==> inputs of branch zinc <==
==> flow/design.v <==
`timescale 1ns/1ps
module ddr2_test
	(
	input  wire          clk,
	input  wire          reset,
	input  wire          writes_en,
	input  wire          reads_en,
	input  wire          calib_done, 
	output reg           ib_re,
	input  wire [31:0]   ib_data,
	input  wire [7:0]    ib_count,  
	input  wire          ib_valid,
	input  wire          ib_empty,
	output reg           ob_we,
	output reg  [31:0]   ob_data,
	input  wire [9:0]    ob_count,
	output reg           p0_rd_en_o, 
	input  wire          p0_rd_empty,
	input  wire [31:0]   p0_rd_data,
	input  wire          p0_cmd_full,
	output reg           p0_cmd_en,
	output reg  [2:0]    p0_cmd_instr,
	output reg  [29:0]   p0_cmd_byte_addr,
	output wire [5:0]    p0_cmd_bl_o, 
	input  wire          p0_wr_full,
	output reg           p0_wr_en,
	output reg  [31:0]   p0_wr_data,
	output wire [3:0]    p0_wr_mask,
	output reg [26:0]		MEMORY_COUNT  
	);
localparam FIFO_SIZE      = 1024;
localparam BURST_LEN      = 10;   
wire        rd_fifo_afull;
reg  [29:0] cmd_byte_addr_wr, cmd_byte_addr_rd;
reg  [5:0]  burst_cnt;
reg         write_mode;
reg         read_mode;
reg         reset_d;
assign p0_cmd_bl_o = BURST_LEN - 1;
assign p0_wr_mask = 4'b0000;
always @(posedge clk) write_mode <= writes_en;
always @(posedge clk) read_mode <= reads_en;
always @(posedge clk) reset_d <= reset;
integer state;
localparam s_idle  = 0,
           s_write1 = 10,
           s_write2 = 11,
           s_write3 = 12,
           s_read1 = 20,
           s_read2 = 21,
           s_read3 = 22,
           s_read4 = 23,
			  s_writecmd0 = 30,
			  s_writecmd1 = 31,
			  s_readcmd0 = 40,
			  s_readcmd1 = 41;
always @(posedge clk) begin
	if (reset_d) begin
		state           	<= s_idle;
		burst_cnt       	<= BURST_LEN;
		cmd_byte_addr_wr  <= 0;
		cmd_byte_addr_rd  <= 0;
		p0_cmd_instr 		<= 3'b0;
		p0_cmd_byte_addr 	<= 30'b0;
		MEMORY_COUNT		<= 0;
		p0_cmd_instr 	<= 3'd0;
		p0_cmd_en 		<= 1'b0;
		p0_wr_en 		<= 1'b0;
		p0_rd_en_o 		<= 1'b0;
		ib_re 			<= 1'b0;
		ob_we 			<= 1'b0;
	end else begin
		case (state)
			s_idle: begin
				p0_cmd_en 	<= 1'b0;  
				p0_wr_en 	<= 1'b0;	
				p0_rd_en_o 	<= 1'b0;
				ib_re 		<= 1'b0;
				ob_we 		<= 1'b0;
				burst_cnt <= BURST_LEN;
				if ((p0_cmd_full == 1'b0) && (p0_cmd_en == 1'b0) && calib_done==1 && write_mode==1 && (ib_count >= BURST_LEN) && (MEMORY_COUNT<(27'd0-4*BURST_LEN))) begin
					state <= s_write1;
				end else if ((p0_cmd_full == 1'b0) && (p0_cmd_en == 1'b0) && calib_done==1 && read_mode==1 && (ob_count<(FIFO_SIZE-1-4*BURST_LEN) ) && (MEMORY_COUNT>4*BURST_LEN)) begin
					state <= s_readcmd0;
				end
			end
			s_write1: begin
				p0_wr_en <= 1'b0;					  
				ib_re <= 1'b1;
				state <= s_write2;
			end
			s_write2: begin
				ib_re <= 1'b0;
				if(ib_valid==1) begin
					p0_wr_data <= ib_data;
					burst_cnt <= burst_cnt - 1;
					state <= s_write3;
				end
			end
			s_write3: begin
				if (p0_wr_full == 1'b0) begin
					p0_wr_en   <= 1'b1;
					if (burst_cnt == 6'd0) begin
						state <= s_writecmd0;
						MEMORY_COUNT	  <= MEMORY_COUNT+4*BURST_LEN;
					end else begin
						state 			  <= s_write1;
					end
				end
			end
			s_writecmd0: begin
				p0_wr_en    	  <= 1'b0;
				p0_cmd_byte_addr <= cmd_byte_addr_wr;
				cmd_byte_addr_wr <= cmd_byte_addr_wr + 4*BURST_LEN;  
				p0_cmd_instr     <= 3'b000;
				state 			  <= s_writecmd1;
			end
			s_writecmd1: begin
				p0_cmd_en <= 1'b1;				 
				state <= s_idle;					 
			end
			s_readcmd0: begin
				p0_cmd_instr <= 3'b001;						 	 
				p0_cmd_byte_addr <= cmd_byte_addr_rd; 	 
				state <= s_readcmd1;	
			end
			s_readcmd1: begin
				p0_cmd_en <= 1'b1;					 
				state <= s_read1;	
			end
			s_read1: begin
				p0_cmd_en <= 1'b0;				  
				if (p0_rd_empty==0) begin 		  
					p0_rd_en_o  <= 1'b1;			  
					state <= s_read2;
				end
			end
			s_read2: begin
				ob_data <= p0_rd_data;		 
				p0_rd_en_o  <= 1'b0;					 	 
				state <= s_read3;
			end
			s_read3: begin
				ob_we 		  <= 1'b1;		 
				burst_cnt <= burst_cnt - 1;		 
				state <= s_read4;
			end
			s_read4: begin
				ob_we <= 1'b0;								 
				if ((burst_cnt == 6'd0)) begin 	 
					MEMORY_COUNT <= MEMORY_COUNT - 4*BURST_LEN; 			 
					cmd_byte_addr_rd	<= cmd_byte_addr_rd + 4*BURST_LEN;  
					state <= s_idle;
				end else begin
					state <= s_read1;
				end
			end
		endcase
	end
end
endmodule
==> flow/run.sh <==
#!/bin/bash
# the make line also repeats each setting of config.mk as NAME=value (left out here)
make -C /OpenROAD-flow-scripts/flow DESIGN_CONFIG=/design/flow/config.mk WORK_HOME=/design/flow/orfs CLKGATE_MAP_FILE= finish
==> flow/config.mk <==
export PLATFORM = sky130hd
export DESIGN_NAME = ddr2_test
export DESIGN_NICKNAME = ddr2_test
export VERILOG_FILES = /design/flow/design.v
export SDC_FILE = /design/flow/constraint.sdc
export NUM_CORES = 4
export LEC_CHECK = 0
export ABC_AREA = 1
export CAP_MARGIN = 35
export CELL_PAD_IN_SITES_DETAIL_PLACEMENT = 2
export CORE_ASPECT_RATIO = 1.9
export CORE_MARGIN = 9
export CORE_UTILIZATION = 53
export CTS_CLUSTER_DIAMETER = 273
export CTS_CLUSTER_SIZE = 35
export GPL_TIMING_DRIVEN = 1
export HOLD_SLACK_MARGIN = -0.06
export MAX_ROUTING_LAYER = met4
export SETUP_SLACK_MARGIN = 0.43
export SLEW_MARGIN = 20
export TNS_END_PERCENT = 80
==> flow/constraint.sdc <==
create_clock -name core_clock -period 4.09 [get_ports {clk}]
set_input_delay 0.8180 -clock core_clock [delete_from_list [all_inputs] [get_ports {clk}]]
set_output_delay 0.8180 -clock core_clock [all_outputs]
set_load 0.01 [all_outputs]
==> branch juniper (differences from branch zinc) <==
==> flow/config.mk (replaced) <==
export PLATFORM = sky130hd
export DESIGN_NAME = ddr2_test
export DESIGN_NICKNAME = ddr2_test
export VERILOG_FILES = /design/flow/design.v
export SDC_FILE = /design/flow/constraint.sdc
export NUM_CORES = 4
export LEC_CHECK = 0
export CAP_MARGIN = 20
export CORE_MARGIN = 2
export CORE_UTILIZATION = 58
export SETUP_SLACK_MARGIN = -0.05
export SLEW_MARGIN = 20
==> flow/constraint.sdc (replaced) <==
create_clock -name core_clock -period 1.99 [get_ports {clk}]
set_input_delay 0.3980 -clock core_clock [delete_from_list [all_inputs] [get_ports {clk}]]
set_output_delay 0.3980 -clock core_clock [all_outputs]
set_load 0.01 [all_outputs]
==> results <==
| item | branch zinc | branch juniper |
|---|---|---|
| Die Outline Area | 0.0217 sq mm | 0.0153 sq mm |
| Result of the run | aborted with a tool error | finished with violations |
| Failing step | detailed placement (3_5_place_dp) | - |
| Reasons for failing layout checks | - | setup timing |
| Cell variety after synth | 46 | 56 |
| Fa+ha+maj area frac | 1.00% | 1.06% |
| Chip height | 195 um | 124 um |
| Simple share | 26.9% | 20.1% |
| Compound-cell area share of the yosys netlist | 11.0% | 9.17% |
| Total core area | 0.0161 sq mm | 0.0139 sq mm |
| GP Congestion | 0.936 | 0.876 |
| Cell Area, Synth | 0.00873 sq mm | 0.00830 sq mm |
| Number of cells in Yosys stat | 1064 | 827 |
| Row count | 64 | 43 |
| Die width | 111 um | 124 um |
| Post-synthesis sequential area ratio | 52.3% | 55.0% |

==> ember <==
RTL: the design.v shown in full above, as it stands there.
clock: 1.35 ns
lec_check: 0
cap_margin: 20
core_margin: 2
core_utilization: 58
place_density: 0.6
slew_margin: 20
run.sh (not shown) runs the stock make flow with config.mk's settings and CLKGATE_MAP_FILE=.
==> inputs of garnet, as changes to ember <==
- CORE_UTILIZATION: 58 -> 57
- CTS_CLUSTER_SIZE: default -> 35
- GPL_TIMING_DRIVEN: default -> 1
- PLACE_DENSITY: 0.6 -> default
- SETUP_SLACK_MARGIN: default -> 0.05
==> flow/constraint.sdc (replaced) <==
create_clock -name core_clock -period 1.9 [get_ports {clk}]
set_input_delay 0.3800 -clock core_clock [delete_from_list [all_inputs] [get_ports {clk}]]
set_output_delay 0.3800 -clock core_clock [all_outputs]
set_load 0.01 [all_outputs]
==> inputs of harbor, as changes to ember <==
- CORE_ASPECT_RATIO: default -> 0.5
- CORE_UTILIZATION: 58 -> 40
- CTS_CLUSTER_DIAMETER: default -> 342
- CTS_CLUSTER_SIZE: default -> 94
- TNS_END_PERCENT: default -> 15
==> flow/constraint.sdc (replaced) <==
create_clock -name core_clock -period 3.0 [get_ports {clk}]
set_input_delay 0.6000 -clock core_clock [delete_from_list [all_inputs] [get_ports {clk}]]
set_output_delay 0.6000 -clock core_clock [all_outputs]
set_load 0.01 [all_outputs]
==> inputs of indigo, as changes to ember <==
- CORE_UTILIZATION: 58 -> 71
- CTS_CLUSTER_SIZE: default -> 37
- PLACE_DENSITY: 0.6 -> default
- PLACE_DENSITY_LB_ADDON: default -> 0.01
- SETUP_SLACK_MARGIN: default -> 0.58
==> flow/constraint.sdc (replaced) <==
create_clock -name core_clock -period 2.31 [get_ports {clk}]
set_input_delay 0.4620 -clock core_clock [delete_from_list [all_inputs] [get_ports {clk}]]
set_output_delay 0.4620 -clock core_clock [all_outputs]
set_load 0.01 [all_outputs]
==> results.sh <==
# yosys + openroad results
export IMPL_numPlacedInstances=1148
export IMPL_design_die_area_um2=12600
export IMPL_place_detailed_hpwl_mm=19.3
export IMPL_gpl_final_weighted_congestion=0.914
export IMPL_flow_first_error="[ERROR DPL-0038] Utilization greater than 100%, impossible to legalize"
export IMPL_flow_stopped_at="4_1_cts"
export IMPL_std_cell_rows=39
export IMPL_status="stopped before the end"
export IMPL_fp_utilization=0.727
export IMPL_die_width_um=112
export IMPL_placed_cell_area_um2=10600
export IMPL_die_y_um=112
export IMPL_core_region_area_um2=11400
export IMPL_ys_seq_elements=196
[end of results for indigo]
==> results.sh <==
# flow metrics
export IMPL_core_region_area_um2=20500
export IMPL_numPlacedInstances=1273
export IMPL_gpl_final_weighted_congestion=0.823
export IMPL_ff_count=196
export IMPL_design_die_area_um2=22000
export IMPL_ys_seq_elements=196
export IMPL_std_cell_rows=37
export IMPL_status="complete, no violations"
export IMPL_placed_cell_area_um2=10600
export IMPL_final_non_clock_buffer_share=0.195
export IMPL_place_detailed_hpwl_mm=15.5
export IMPL_fp_utilization=0.406
export IMPL_die_width_um=208
export IMPL_total_leakage_power_nw=3.73
export IMPL_die_y_um=106
[end of results for harbor]
==> results.sh <==
# yosys + openroad results
export IMPL_std_cell_rows=43
export IMPL_flow_first_error="[ERROR DPL-0038] Utilization greater than 100%, impossible to legalize"
export IMPL_fp_utilization=0.596
export IMPL_ys_seq_elements=196
export IMPL_gpl_final_weighted_congestion=0.899
export IMPL_die_y_um=124
export IMPL_status="stopped before the end"
export IMPL_flow_stopped_at="4_1_cts"
export IMPL_die_width_um=124
export IMPL_design_die_area_um2=15300
[end of results for ember]
==> results.sh <==
# flow metrics
export IMPL_status="failed layout checks"
export IMPL_violatedChecks="negative setup slack"
export IMPL_core_region_area_um2=14400
export IMPL_setup_violations_final=2
export IMPL_design_die_area_um2=15500
export IMPL_worst_slack_ps=-48.4
export IMPL_numPlacedInstances=1240
export IMPL_die_width_um=125
[end of results for garnet]
